==> amber: inputs <==
Design axi_timer_counter_top, start of the top module:
module axi_timer_counter_top #(
  parameter AXI_ADDR_BW_p = 12     
) (
  input logic  clk,
  input logic  rst_n,
  input logic [AXI_ADDR_BW_p-1:0] i_axi_awaddr,
  input logic  i_axi_awvalid,
  input logic [31:0] i_axi_wdata,
  input logic i_axi_wvalid,
  input logic i_axi_bready,
  input logic [AXI_ADDR_BW_p-1:0] i_axi_araddr,
  input logic i_axi_arvalid,
  input logic i_axi_rready,
  output logic o_axi_awready,
  output logic o_axi_wready,
  output logic [1:0] o_axi_bresp,
  output logic o_axi_bvalid,
  output logic o_axi_arready,
  output logic [31:0] o_axi_rdata,
  output logic [1:0] o_axi_rresp,
  output logic o_axi_rvalid,
  output logic o_cnt0_done,
  output logic o_cnt1_done
);
clock: 5.54 ns
lec_check: 0
abc_area: 0
cap_margin: 20
cell_pad_in_sites_detail_placement: 0
cell_pad_in_sites_global_placement: 0
core_margin: 9
core_utilization: 68
cts_cluster_size: 54
gpl_routability_driven: 1
hold_slack_margin: 0.3
max_routing_layer: met5
place_density: 0.66
slew_margin: 5
tns_end_percent: 85
run.sh (not shown) runs the stock make flow with config.mk's settings and CLKGATE_MAP_FILE=.
==> inputs of garnet, as changes to amber <==
Settings changed: ABC_AREA 0 to 1, CELL_PAD_IN_SITES_DETAIL_PLACEMENT 0 to 2, CELL_PAD_IN_SITES_GLOBAL_PLACEMENT 0 to 1, CORE_ASPECT_RATIO set to 0.5, CORE_UTILIZATION 68 to 43, CTS_CLUSTER_DIAMETER set to 232, GPL_ROUTABILITY_DRIVEN 1 to 0, PLACE_DENSITY 0.66 to unset, PLACE_DENSITY_LB_ADDON set to 0.12, TNS_END_PERCENT 85 to 15.
==> flow/constraint.sdc (replaced) <==
create_clock -name core_clock -period 4.81 [get_ports {clk}]
set_input_delay 0.9620 -clock core_clock [delete_from_list [all_inputs] [get_ports {clk}]]
set_output_delay 0.9620 -clock core_clock [all_outputs]
set_load 0.01 [all_outputs]
==> results <==
- amber ran to the end with no violations. garnet never finished: it broke off in 3_5_place_dp with DPL-0033.
- Synthesized area: amber is smaller than garnet (12%).
- Die area: garnet is larger than amber (about 70%).
- In amber the synthesized cell count is lower than in garnet, by 37%.
==> figures <==
	garnet	amber
Result of the run	did not finish	complete, no violations
Stage where the flow stopped	3_5_place_dp	-
Share of cell area taken by muxes after synthesis	0.742%	4.00%
Cell count in the Yosys report	2,569	1,627
Floorplan core density	44.3%	69.8%
Post-synthesis cell type with the largest instance count	nand2_1	nor2_1
Post-synthesis instance total	2,569	1,627
Proportion of synthesized chip area in sequential cells	38.4%	43.8%
Core footprint	39,600 µm²	22,000 µm²
Largest type area fraction	23.6%	27.0%
Synth Area in XOR/XNOR	3.20%	6.21%

---

==> 05-23 <==
Starting RTL as in the previous note.
clock: 2.41 ns
lec_check: 0
cap_margin: 20
core_aspect_ratio: 0.5
core_margin: 2
core_utilization: 72
cts_cluster_diameter: 372
cts_cluster_size: 100
place_density: 0.42
setup_slack_margin: -0.24
slew_margin: 20
==> 10-19: changes against 05-23 <==
==> flow/config.mk (replaced) <==
export PLATFORM = sky130hd
export DESIGN_NAME = axi_timer_counter_top
export DESIGN_NICKNAME = axi_timer_counter_top
export VERILOG_FILES = /design/flow/design.v
export SDC_FILE = /design/flow/constraint.sdc
export NUM_CORES = 4
export LEC_CHECK = 0
export CAP_MARGIN = 20
export CORE_MARGIN = 2
export CORE_UTILIZATION = 72
export CTS_CLUSTER_DIAMETER = 359
export CTS_CLUSTER_SIZE = 96
export PLACE_DENSITY = 0.43
export SLEW_MARGIN = 20
==> flow/constraint.sdc (replaced) <==
create_clock -name core_clock -period 2.32 [get_ports {clk}]
set_input_delay 0.4640 -clock core_clock [delete_from_list [all_inputs] [get_ports {clk}]]
set_output_delay 0.4640 -clock core_clock [all_outputs]
set_load 0.01 [all_outputs]
==> 12-17: changes against 05-23 <==
==> flow/config.mk (replaced) <==
export PLATFORM = sky130hd
export DESIGN_NAME = axi_timer_counter_top
export DESIGN_NICKNAME = axi_timer_counter_top
export VERILOG_FILES = /design/flow/design.v
export SDC_FILE = /design/flow/constraint.sdc
export NUM_CORES = 4
export LEC_CHECK = 0
export ABC_AREA = 1
export CAP_MARGIN = 20
export CELL_PAD_IN_SITES_DETAIL_PLACEMENT = 0
export CELL_PAD_IN_SITES_GLOBAL_PLACEMENT = 0
export CORE_MARGIN = 2
export CORE_UTILIZATION = 72
export CTS_CLUSTER_SIZE = 54
export GPL_ROUTABILITY_DRIVEN = 0
export HOLD_SLACK_MARGIN = 0.3
export MAX_ROUTING_LAYER = met5
export PLACE_DENSITY_LB_ADDON = 0.08
export SETUP_SLACK_MARGIN = 0.23
export SLEW_MARGIN = 25
export TNS_END_PERCENT = 85
==> qor summary <==
                                                                                   05-23                           10-19                 12-17
Portion of the post-synthesis area used by sequential elements                    43.78%                          43.78%                38.37%
Compound-Gate Fraction of Synth Area                                              23.93%                          23.93%                16.07%
Root buf cell                                                                  clkbuf_16                               -             clkbuf_16
Post-Syn Area per Cell                                                         9.444 um2                       9.444 um2             6.824 um2
Cell count after placement                                                          2161                            2195                  3006
Outcome                                                           stopped before the end          stopped before the end       failed layout checks
Failing step                                                    global routing (5_1_grt)  clock tree synthesis (4_1_cts)                     -
Layout check failures                                                                  -                               -  negative setup slack
Area fraction in full adders, half adders and majority gates                      5.147%                          5.147%                4.510%
Area after DPL                                                                 18880 um2                       19150 um2             19590 um2
Yosys top cell area share                                                         26.97%                          26.97%                23.64%
Die area                                                                       22600 um2                       22520 um2             25610 um2
Mux share                                                                         3.998%                          3.998%               0.7422%
Maximum clock insertion buffer count                                                   3                               -                     3
Post-cts hold-fix buffer tally                                                         0                               -                     1
Simple-Gate Area Share                                                            13.71%                          13.71%                26.91%
Number of sinks driven by the clock tree                                             293                               -                   293
Core footprint                                                                 20740 um2                       20960 um2             24110 um2
Post-synth area from yosys stat                                                15360 um2                       15360 um2             17530 um2

---

==> job 2442 <==
Starting RTL as in the previous note.
clock: 3.07 ns
lec_check: 0
abc_area: 0
cap_margin: 20
core_margin: 2
core_utilization: 68
cts_cluster_diameter: 88
cts_cluster_size: 15
hold_slack_margin: -0.09
setup_slack_margin: 0.76
slew_margin: 20
==> inputs of job 231, as changes to job 2442 <==
ABC_AREA = not set   (was 0)
CORE_UTILIZATION = 8   (was 68)
CTS_CLUSTER_DIAMETER = not set   (was 88)
CTS_CLUSTER_SIZE = not set   (was 15)
HOLD_SLACK_MARGIN = not set   (was -0.09)
SETUP_SLACK_MARGIN = not set   (was 0.76)
==> flow/constraint.sdc (replaced) <==
create_clock -name core_clock -period 5.91 [get_ports {clk}]
set_input_delay 1.1820 -clock core_clock [delete_from_list [all_inputs] [get_ports {clk}]]
set_output_delay 1.1820 -clock core_clock [all_outputs]
set_load 0.01 [all_outputs]
==> inputs of job 1631, as changes to job 2442 <==
ABC_AREA = not set   (was 0)
CORE_UTILIZATION = 30   (was 68)
CTS_CLUSTER_DIAMETER = not set   (was 88)
CTS_CLUSTER_SIZE = not set   (was 15)
HOLD_SLACK_MARGIN = not set   (was -0.09)
SETUP_SLACK_MARGIN = not set   (was 0.76)
==> flow/constraint.sdc (replaced) <==
create_clock -name core_clock -period 4.34 [get_ports {clk}]
set_input_delay 0.8680 -clock core_clock [delete_from_list [all_inputs] [get_ports {clk}]]
set_output_delay 0.8680 -clock core_clock [all_outputs]
set_load 0.01 [all_outputs]
==> summary of the runs <==
Utilization: job 231 is lower than job 1631 (25 points). In synthesized cell count, job 231 and job 2442 do not differ. Critical path depth is the same in job 1631 and job 231. In job 1631 the register-to-register slack is lower than in job 231, by 1.1 ns. In job 1631 the die size is lower than in job 231, by about 70%. Job 2442 failed in 5_1_grt. Job 1631 completed without violations. Job 231 passed the timing, design-rule and antenna checks. Against job 1631, the power of job 231 is lower by 26%.
==> figures <==
Sequential cell area: job 231 6730 um^2; job 2442 -; job 1631 6730 um^2
Delay of the slowest critical-path stage: job 231 0.57 ns; job 2442 -; job 1631 0.54 ns
Share of cell area taken by multi-input logic gates: job 231 40.4%; job 2442 -; job 1631 45.4%
Result of the run: job 231 timing/DRC/antenna clean; job 2442 stopped before the end; job 1631 timing/DRC/antenna clean
Last stage reached: job 231 -; job 2442 5_1_grt; job 1631 -
Number of buffers added by the clock tree synthesis step: job 231 28; job 2442 23; job 1631 31
Critical path data required time: job 231 6.35 ns; job 2442 -; job 1631 4.81 ns
Post-Place Cells: job 231 4160; job 2442 1990; job 1631 2323
Share of total power in combinational logic: job 231 4.2%; job 2442 -; job 1631 4.1%
Area after detailed placement: job 231 19400 um^2; job 2442 17400 um^2; job 1631 17100 um^2
Worst setup skew after layout: job 231 0.0107 ns; job 2442 -; job 1631 0.0181 ns
Max cap viols: job 231 0; job 2442 -; job 1631 0
Final setup violation count: job 231 0; job 2442 -; job 1631 0
Peak VDD IR: job 231 184 uV; job 2442 -; job 1631 261 uV
Sum of buffers and inverters on the critical path: job 231 1; job 2442 -; job 1631 1

---

==> trial 40 <==
Starting RTL as in the previous note.
Settings: LEC_CHECK=0, CAP_MARGIN=20, CELL_PAD_IN_SITES_DETAIL_PLACEMENT=2, CELL_PAD_IN_SITES_GLOBAL_PLACEMENT=3, CORE_MARGIN=2, CORE_UTILIZATION=29, MAX_ROUTING_LAYER=met4, SLEW_MARGIN=20, TNS_END_PERCENT=30; clock period 5.0 ns.
==> trial 41 (differences from trial 40) <==
==> flow/config.mk (replaced) <==
export PLATFORM = sky130hd
export DESIGN_NAME = axi_timer_counter_top
export DESIGN_NICKNAME = axi_timer_counter_top
export VERILOG_FILES = /design/flow/design.v
export SDC_FILE = /design/flow/constraint.sdc
export NUM_CORES = 4
export LEC_CHECK = 0
export CAP_MARGIN = 20
export CORE_MARGIN = 2
export CORE_UTILIZATION = 66
export SLEW_MARGIN = 20
==> flow/constraint.sdc (replaced) <==
create_clock -name core_clock -period 2.49 [get_ports {clk}]
set_input_delay 0.4980 -clock core_clock [delete_from_list [all_inputs] [get_ports {clk}]]
set_output_delay 0.4980 -clock core_clock [all_outputs]
set_load 0.01 [all_outputs]
==> build 8 (differences from trial 40) <==
==> flow/config.mk (replaced) <==
export PLATFORM = sky130hd
export DESIGN_NAME = axi_timer_counter_top
export DESIGN_NICKNAME = axi_timer_counter_top
export VERILOG_FILES = /design/flow/design.v
export SDC_FILE = /design/flow/constraint.sdc
export NUM_CORES = 4
export LEC_CHECK = 0
export CAP_MARGIN = 30
export CELL_PAD_IN_SITES_DETAIL_PLACEMENT = 2
export CELL_PAD_IN_SITES_GLOBAL_PLACEMENT = 1
export CORE_ASPECT_RATIO = 1.49
export CORE_MARGIN = 4
export CORE_UTILIZATION = 70
export MAX_ROUTING_LAYER = met4
export SLEW_MARGIN = 25
==> build 50 (differences from trial 40) <==
==> flow/config.mk (replaced) <==
export PLATFORM = sky130hd
export DESIGN_NAME = axi_timer_counter_top
export DESIGN_NICKNAME = axi_timer_counter_top
export VERILOG_FILES = /design/flow/design.v
export SDC_FILE = /design/flow/constraint.sdc
export NUM_CORES = 4
export LEC_CHECK = 0
export CAP_MARGIN = 5
export CORE_MARGIN = 2
export CORE_UTILIZATION = 72
export CTS_CLUSTER_DIAMETER = 96
export CTS_CLUSTER_SIZE = 50
export SETUP_SLACK_MARGIN = 0.74
export SLEW_MARGIN = 20
==> flow/constraint.sdc (replaced) <==
create_clock -name core_clock -period 2.59 [get_ports {clk}]
set_input_delay 0.5180 -clock core_clock [delete_from_list [all_inputs] [get_ports {clk}]]
set_output_delay 0.5180 -clock core_clock [all_outputs]
set_load 0.01 [all_outputs]
==> summary of the runs <==
Build 8 stopped in global placement without I/O (3_1_place_gp_skip_io) with GPL-0301. Trial 40 passed the timing, design-rule and antenna checks. Build 50 ended with an error in clock tree synthesis (4_1_cts) on DPL-0038. Trial 41 aborted during global routing (5_1_grt), error GRT-0232.
In synthesized area, build 50 and build 8 do not differ.
Die area: trial 41 is higher than build 8 (about 0.35%).
Synthesized cell count is the same in build 8 and trial 40.
==> figures <==
Status: trial 40 complete, no violations; build 8 aborted with a tool error; build 50 aborted with a tool error; trial 41 aborted with a tool error
Failing step: trial 40 -; build 8 global placement without I/O (3_1_place_gp_skip_io); build 50 clock tree synthesis (4_1_cts); trial 41 global routing (5_1_grt)
Post-detail-place hpwl: trial 40 45800 microns; build 8 -; build 50 38800 microns; trial 41 39000 microns
Post-DP Area: trial 40 17200 sq um; build 8 -; build 50 18700 sq um; trial 41 19100 sq um
Number of buffers added by the clock tree synthesis step: trial 40 39; build 8 -; build 50 -; trial 41 30
Post-CTS sizing: trial 40 0; build 8 -; build 50 -; trial 41 118
Floorplan Utilization: trial 40 29.3%; build 8 71.8%; build 50 73.3%; trial 41 67.5%
Core Footprint: trial 40 52400 sq um; build 8 21400 sq um; build 50 21000 sq um; trial 41 22800 sq um
Number of placed cells counting well taps: trial 40 2345; build 8 -; build 50 2115; trial 41 2217
Global placer's final weighted congestion: trial 40 0.788; build 8 -; build 50 1.01; trial 41 0.993
Chip footprint: trial 40 54800 sq um; build 8 24400 sq um; build 50 22500 sq um; trial 41 24500 sq um
Count of input and output buffers: trial 40 99; build 8 -; build 50 99; trial 41 99
Clock tree root driver cell: trial 40 clkbuf_16; build 8 -; build 50 -; trial 41 clkbuf_16
H-Tree Depth: trial 40 2; build 8 -; build 50 -; trial 41 1
Die width: trial 40 234 microns; build 8 129 microns; build 50 150 microns; trial 41 157 microns
Clock net sink count: trial 40 293; build 8 -; build 50 -; trial 41 293
Number of cell rows: trial 40 84; build 8 65; build 50 53; trial 41 55
IO Pins: trial 40 106; build 8 -; build 50 106; trial 41 106
Post-placement setup slack: trial 40 1.11 ns; build 8 -; build 50 -0.433 ns; trial 41 -0.649 ns
Number of post-CTS setup repair buffers: trial 40 0; build 8 -; build 50 -; trial 41 29
Die y size: trial 40 234 microns; build 8 189 microns; build 50 150 microns; trial 41 157 microns
Maximum count of clock buffers along a single path: trial 40 3; build 8 -; build 50 -; trial 41 3
Hold-fix buffers at CTS: trial 40 0; build 8 -; build 50 -; trial 41 0
Power figures rest on the tool's default switching activity, not on a simulated workload.
